==> flow/design.v (excerpt) <==
module top(
  input clk,
  input rst_n,
  input din_rx,
  output dout_tx_s1,
  output dout_tx_s2,
  output [31:0] addr_tx_s1,
  output [31:0] addr_tx_s2
    );
Size in the first run: about 2000 cells after synthesis.
export LEC_CHECK = 0
export CAP_MARGIN = 20
export CORE_MARGIN = 2
export CORE_UTILIZATION = 72
export CTS_CLUSTER_DIAMETER = 392
export GPL_TIMING_DRIVEN = 1
export HOLD_SLACK_MARGIN = -0.08
export MAX_ROUTING_LAYER = met4
export MIN_ROUTING_LAYER = met1
export SLEW_MARGIN = 20
create_clock -name core_clock -period 2.96 [get_ports {clk}]
run.sh (not shown) runs the stock make flow with config.mk's settings and CLKGATE_MAP_FILE=.
The baseline produced a layout that fails on negative setup slack.
Edit:
Settings changed: CORE_UTILIZATION 72 to 64, CTS_CLUSTER_DIAMETER 392 to unset, GPL_TIMING_DRIVEN 1 to unset, HOLD_SLACK_MARGIN -0.08 to unset, MAX_ROUTING_LAYER met4 to unset, MIN_ROUTING_LAYER met1 to unset, SETUP_SLACK_MARGIN set to 0.76.
Clock period 2.96 ns to 4.03 ns, I/O delays scaled along.
This time the run completed without violations. Fmax went down by 5.6%. Cell area shrinks by 0.38%. Via count falls by 2.7%. Sequential share of layout area went up by 0.19 points. Wire length shrinks by 1.5%. Clock power goes down by 24%. Global-route usage falls by 5.1 points. Utilization went down by 10 points. Die area came out higher by 12%. Clock-buffer cell count grows by 1. Setup slack gets better by 0.89 ns.
Edit:
Settings changed: CORE_UTILIZATION 64 to 70, CTS_CLUSTER_SIZE set to 35, SETUP_SLACK_MARGIN 0.76 to 0.26.
After rerunning: The changed run completed with no timing, DRC or antenna violations; worst setup slack is worse by 0.29 ns; cell area decreases by 1.5%; wire length went down by 1.5%; clock skew stays flat; global-route usage went up by 2.4 points; sequential share of layout area is higher by 0.67 points; sequential power stays flat.
Edit:
Settings changed: ABC_AREA set to 1, CAP_MARGIN 20 to 10, CTS_CLUSTER_DIAMETER set to 28, CTS_CLUSTER_SIZE 35 to unset, HOLD_SLACK_MARGIN set to -0.07, SETUP_SLACK_MARGIN 0.26 to 0.58.
Clock period 4.03 ns to 2.27 ns, I/O delays scaled along.
After rerunning: With this change the flow never finished: it broke off in 5_1_grt; synthesized cell count climbs by a quarter to a third; area after synthesis grows by a little under a tenth; die area climbs by a little under a tenth.

exp/juniper:
top again, from the RTL that the note above started with.
make LEC_CHECK=0 CAP_MARGIN=20 CORE_MARGIN=2 CORE_UTILIZATION=72 CTS_CLUSTER_SIZE=15 PLACE_DENSITY_LB_ADDON=0.01 SETUP_SLACK_MARGIN=-0.21 SLEW_MARGIN=20 finish   # period 2.7 ns
exp/juniper finished all stages; layout check result: FAIL, due to negative setup slack.
Setup changes, exp/juniper to exp/willow
-- flow/config.mk --
<<< exp/juniper, line 9
>>> exp/willow, line 9
export CORE_ASPECT_RATIO = 0.72
<<< exp/juniper, line 11
export CTS_CLUSTER_SIZE = 15
>>> exp/willow, line 12
export CTS_CLUSTER_DIAMETER = 45
export CTS_CLUSTER_SIZE = 72
<<< exp/juniper, line 13
export SETUP_SLACK_MARGIN = -0.21
>>> exp/willow, line 15
export SETUP_SLACK_MARGIN = 0.84
==> flow/constraint.sdc <==
create_clock -name core_clock -period 3.2 [get_ports {clk}]
set_input_delay 0.6400 -clock core_clock [delete_from_list [all_inputs] [get_ports {clk}]]
set_output_delay 0.6400 -clock core_clock [all_outputs]
set_load 0.01 [all_outputs]
--- outcome ---
exp/juniper and exp/willow: one clean run, exp/willow; the rest did not finish clean.
exp/juniper completed end to end; final checks failed (negative setup slack).
When the final numbers for exp/juniper and exp/willow were put side by side, the via count of the first global-routing pass turned out to be greater in exp/willow.
Setup slack in exp/willow is larger than in exp/juniper.
| number of iterations in the first detailed-routing pass | exp/juniper vs exp/willow | ≈ equal |
Going from exp/juniper to exp/willow, die area saw little to no change; count of final setup violators saw a decrease; global router's overall resource usage saw an increase.
exp/willow gives less total power than exp/juniper did.
Higher core utilization before placement among exp/juniper and exp/willow: exp/willow
Compared to exp/juniper, the routing of exp/willow uses more wire.
The maximum number of pins on one net before global-route repair in exp/juniper is 1.8 times that in exp/willow.
#### Input delta (exp/onyx over exp/willow)
-- flow/config.mk --
<<< exp/willow, line 9
export CORE_ASPECT_RATIO = 0.72
>>> exp/onyx, line 9
export CORE_ASPECT_RATIO = 1.15
<<< exp/willow, line 11
export CORE_UTILIZATION = 72
export CTS_CLUSTER_DIAMETER = 45
export CTS_CLUSTER_SIZE = 72
export PLACE_DENSITY_LB_ADDON = 0.01
export SETUP_SLACK_MARGIN = 0.84
>>> exp/onyx, line 11
export CORE_UTILIZATION = 68
export PLACE_DENSITY = 0.6
==> flow/constraint.sdc <==
create_clock -name core_clock -period 5.0 [get_ports {clk}]
set_input_delay 1.0000 -clock core_clock [delete_from_list [all_inputs] [get_ports {clk}]]
set_output_delay 1.0000 -clock core_clock [all_outputs]
set_load 0.01 [all_outputs]
Notes after the runs:
exp/onyx reports its highest-delay cell along the critical path as dfxtp_1 while exp/willow reports or4b_4.
On first-pass GRT wire length, exp/onyx does better than exp/willow.
Number of cells in the design after placement in exp/onyx vs exp/willow: up 14
Per the comparison of exp/onyx with exp/willow, wire length down about 16%; final HPWL from detailed placement down about 7%; period utilization down 18 points; die height up 29%; clock-buffer cell count up 27.
In exp/onyx relative to exp/willow, wire length on met1 had gone down by more than 10%.
Input-level comparison between exp/umber and exp/onyx:
-- flow/config.mk --
<<< exp/onyx, line 8
export CAP_MARGIN = 20
export CORE_ASPECT_RATIO = 1.15
>>> exp/umber, line 8
export ABC_AREA = 1
export CAP_MARGIN = 5
export CELL_PAD_IN_SITES_GLOBAL_PLACEMENT = 3
<<< exp/onyx, line 11
export CORE_UTILIZATION = 68
export PLACE_DENSITY = 0.6
>>> exp/umber, line 12
export CORE_UTILIZATION = 40
export GPL_ROUTABILITY_DRIVEN = 0
export MIN_ROUTING_LAYER = met2
export PLACE_DENSITY = 0.93
Notes after the runs:
- Of exp/onyx and exp/umber, only exp/onyx finishes the flow clean.
- The layout from exp/umber, despite a flow that completed every stage, fails the layout checks, with the failing checks listed as design-rule violations.
- Going from exp/onyx to exp/umber, row count grows by 18.
- Taking exp/onyx as the reference, in exp/umber via count of the first global-routing pass increased by 12494 relative to the old numbers; worst endpoint data arrival time went up.
Power figures rest on the tool's default switching activity, not on a simulated workload.
